## v27
Design figan_upconv, start of the top module:
module figan_upconv #(
    parameter DATA_WIDTH = 16
)(
    input  wire clk,
    input  wire rst_n,
    input  wire valid_in,
    input  wire signed [DATA_WIDTH-1:0] data_in,
    output wire ready_out,
    output wire valid_out,
    output wire signed [DATA_WIDTH-1:0] data_out
);
Settings: LEC_CHECK=0, CAP_MARGIN=0, CELL_PAD_IN_SITES_DETAIL_PLACEMENT=2, CORE_ASPECT_RATIO=0.52, CORE_MARGIN=9, CORE_UTILIZATION=31, CTS_CLUSTER_DIAMETER=26, CTS_CLUSTER_SIZE=41, GPL_ROUTABILITY_DRIVEN=0, GPL_TIMING_DRIVEN=0, MAX_ROUTING_LAYER=met4, MIN_ROUTING_LAYER=met1, PLACE_DENSITY_LB_ADDON=0.11, SETUP_SLACK_MARGIN=-0.22, SLEW_MARGIN=25, TNS_END_PERCENT=30; clock period 8.15 ns.
run.sh (not shown) runs the stock make flow with config.mk's settings and CLKGATE_MAP_FILE=.
v27 completed end to end; final checks failed (setup timing).
What v10 does differently from v27 at the input level:
- SETUP_SLACK_MARGIN now -0.34, was -0.22
- MAX_ROUTING_LAYER no longer set, was met4
- CORE_UTILIZATION now 40, was 31
- CAP_MARGIN now 20, was 0
- CTS_CLUSTER_DIAMETER no longer set, was 26
- CELL_PAD_IN_SITES_DETAIL_PLACEMENT no longer set, was 2
- CORE_MARGIN now 2, was 9
- GPL_TIMING_DRIVEN no longer set, was 0
- CTS_CLUSTER_SIZE no longer set, was 41
- PLACE_DENSITY_LB_ADDON no longer set, was 0.11
- GPL_ROUTABILITY_DRIVEN no longer set, was 0
- TNS_END_PERCENT no longer set, was 30
- SLEW_MARGIN now 20, was 25
- MIN_ROUTING_LAYER no longer set, was met1
- CORE_ASPECT_RATIO no longer set, was 0.52
- the clock period (ns, I/O delays scaled along) now 10.9, was 8.15
Findings:
Every stage of the flow completed for v10, and the final layout passed the timing, DRC and antenna checks.
dec2.conv_inst.line_buff_2[1][5]$_DFFE_PN0P_ as the first element of the critical path was reported by v10, and dec2.conv_inst.line_buff_2[1][4]$_DFFE_PN0P_ by v27.
In v10, total length of routed met2 wires is lower than in v27.
v27 → v10: total power decreased by 47% relative to the old numbers; combinational cell fraction of total power went up by 0.3 points; transition time at the pin with the least slew margin moved down; flop share of the area saw an increase.
diff inputs: v10 => v14
- changing CORE_UTILIZATION from 40 to 14
- removing SETUP_SLACK_MARGIN (formerly -0.34)
- changing the clock period (ns, I/O delays scaled along) from 10.9 to 15.6
Results
Looking at post-layout worst setup margin across both flows, v14 is the stronger of the two, with v10 trailing. v14 vs v10: tightest slew margin relative to the limit down in v14. On v14: flip-flop and latch share of the layout cell area is 2.4 points lower than what v10 gave. The estimated power of v14 ends up lower than the estimate for v10. Cmp v10 and v14 / measured slew at the worst slew-check pin / lower: v10.
--- input diff v14..v54 ---
- CORE_UTILIZATION: 14 -> 54
- the clock period (ns, I/O delays scaled along): 15.6 -> 10.9
Results
Summary of v54 over v14: worst-case setup margin in the final layout went down 4.37 ns, number of clock buffer instances in the layout lost 23, final critical-path share of the clock period rose 26 points.
Input-level comparison between v40 and v54:
- CAP_MARGIN changed from 20 to 0
- ABC_AREA newly set to 1
- CTS_CLUSTER_SIZE newly set to 95
- SETUP_SLACK_MARGIN newly set to -0.33
- CORE_UTILIZATION changed from 54 to 72
- the clock period (ns, I/O delays scaled along) changed from 10.9 to 6.03
--- outcome ---
- [v40] flow finished | final checks: failed | reasons: setup timing
- Worst path required time for v40 is lower than for v54.
- v40 vs. v54: inserted tap cell count -628; first-pass GRT wire length rose 99000 um.
- Re routed wire length on met3: v40 is 14000 um up on v54.
- Against v54, overall die height in v40 fell by more than 10%.
- A highest metal layer with signal wires of met4 is what v54 shows, while met5 belongs to v40.


Starting RTL as in the previous note.
// figan_upconv
module figan_upconv #(
    parameter DATA_WIDTH = 16
)(
    input  wire clk,
    input  wire rst_n,
    input  wire valid_in,
    input  wire signed [DATA_WIDTH-1:0] data_in,
    output wire ready_out,
    output wire valid_out,
    output wire signed [DATA_WIDTH-1:0] data_out
);
    wire signed [DATA_WIDTH-1:0] w_d2 [0:15]; wire signed [DATA_WIDTH-1:0] b_d2;
    w_dec2 w_d2_inst (.w0(w_d2[0]), .w1(w_d2[1]), .w2(w_d2[2]), .w3(w_d2[3]), .w4(w_d2[4]), .w5(w_d2[5]), .w6(w_d2[6]), .w7(w_d2[7]), .w8(w_d2[8]), .w9(w_d2[9]), .w10(w_d2[10]), .w11(w_d2[11]), .w12(w_d2[12]), .w13(w_d2[13]), .w14(w_d2[14]), .w15(w_d2[15]), .bias(b_d2));
    wire val_d2; wire signed [DATA_WIDTH-1:0] dat_d2;
    trans_conv2d_padded_layer #(
        .IN_WIDTH(14), .DATA_WIDTH(DATA_WIDTH),
        .PAD_TOP(2), .PAD_BOTTOM(3),
        .PAD_LEFT(2), .PAD_RIGHT(3)
    ) dec2 (
        .clk(clk), .rst_n(rst_n), .valid_in(valid_in), .data_in(data_in), .ready_out(ready_out),
        .w0(w_d2[0]), .w1(w_d2[1]), .w2(w_d2[2]), .w3(w_d2[3]), .w4(w_d2[4]), .w5(w_d2[5]), .w6(w_d2[6]), .w7(w_d2[7]), .w8(w_d2[8]), .w9(w_d2[9]), .w10(w_d2[10]), .w11(w_d2[11]), .w12(w_d2[12]), .w13(w_d2[13]), .w14(w_d2[14]), .w15(w_d2[15]), .bias(b_d2), .valid_out(val_d2), .data_out(dat_d2)
    );
    leaky_relu_layer #(.DATA_WIDTH(DATA_WIDTH)) act_d2 (.clk(clk), .rst_n(rst_n), .valid_in(val_d2), .data_in(dat_d2), .valid_out(valid_out), .data_out(data_out));
endmodule
export LEC_CHECK = 0
export CAP_MARGIN = 0
export CELL_PAD_IN_SITES_DETAIL_PLACEMENT = 1
export CORE_MARGIN = 2
export CORE_UTILIZATION = 40
export GPL_ROUTABILITY_DRIVEN = 0
export HOLD_SLACK_MARGIN = 0.17
export MIN_ROUTING_LAYER = met2
export SETUP_SLACK_MARGIN = 1.75
export SLEW_MARGIN = 20
create_clock -name core_clock -period 13.0 [get_ports {clk}]
The baseline passed the timing, DRC and antenna checks.
Next try:
- ABC_AREA: unset -> 0
- CELL_PAD_IN_SITES_GLOBAL_PLACEMENT: unset -> 1
- CORE_UTILIZATION: 40 -> 27
- SETUP_SLACK_MARGIN: 1.75 -> -0.78
- SLEW_MARGIN: 20 -> 15
Clock-buffer cell count is higher by 15.
Non-clock buffer count is higher by 3.
Total power is higher by a few percent.
Worst setup slack is worse by 0.060 ns.
Design area is higher by a few percent.
Worst hold slack is better by 0.0061 ns.
Cell count is higher by roughly a tenth.
Next try:
- ABC_AREA: 0 -> unset
- CAP_MARGIN: 0 -> 20
- CELL_PAD_IN_SITES_DETAIL_PLACEMENT: 1 -> unset
- CELL_PAD_IN_SITES_GLOBAL_PLACEMENT: 1 -> unset
- CORE_UTILIZATION: 27 -> 68
- CTS_CLUSTER_DIAMETER: unset -> 247
- GPL_ROUTABILITY_DRIVEN: 0 -> unset
- HOLD_SLACK_MARGIN: 0.17 -> unset
- MIN_ROUTING_LAYER: met2 -> unset
- SETUP_SLACK_MARGIN: -0.78 -> unset
- SLEW_MARGIN: 15 -> 20
- clock period: 13.0 -> 10.2 ns (I/O delays scaled with it)
The new run completed with no timing, DRC or antenna violations.
Non-clock buffer count climbs by 127.
Die area shrinks by 60%.
Via count is lower by about 27%.
Final area goes down by about 3%.
Wire length drops by about 14%.
Hold slack is better by 0.0035 ns.
Sequential cell count is unchanged.
Core utilization climbs by 44 points.
Power and IR drop assume default switching activity.
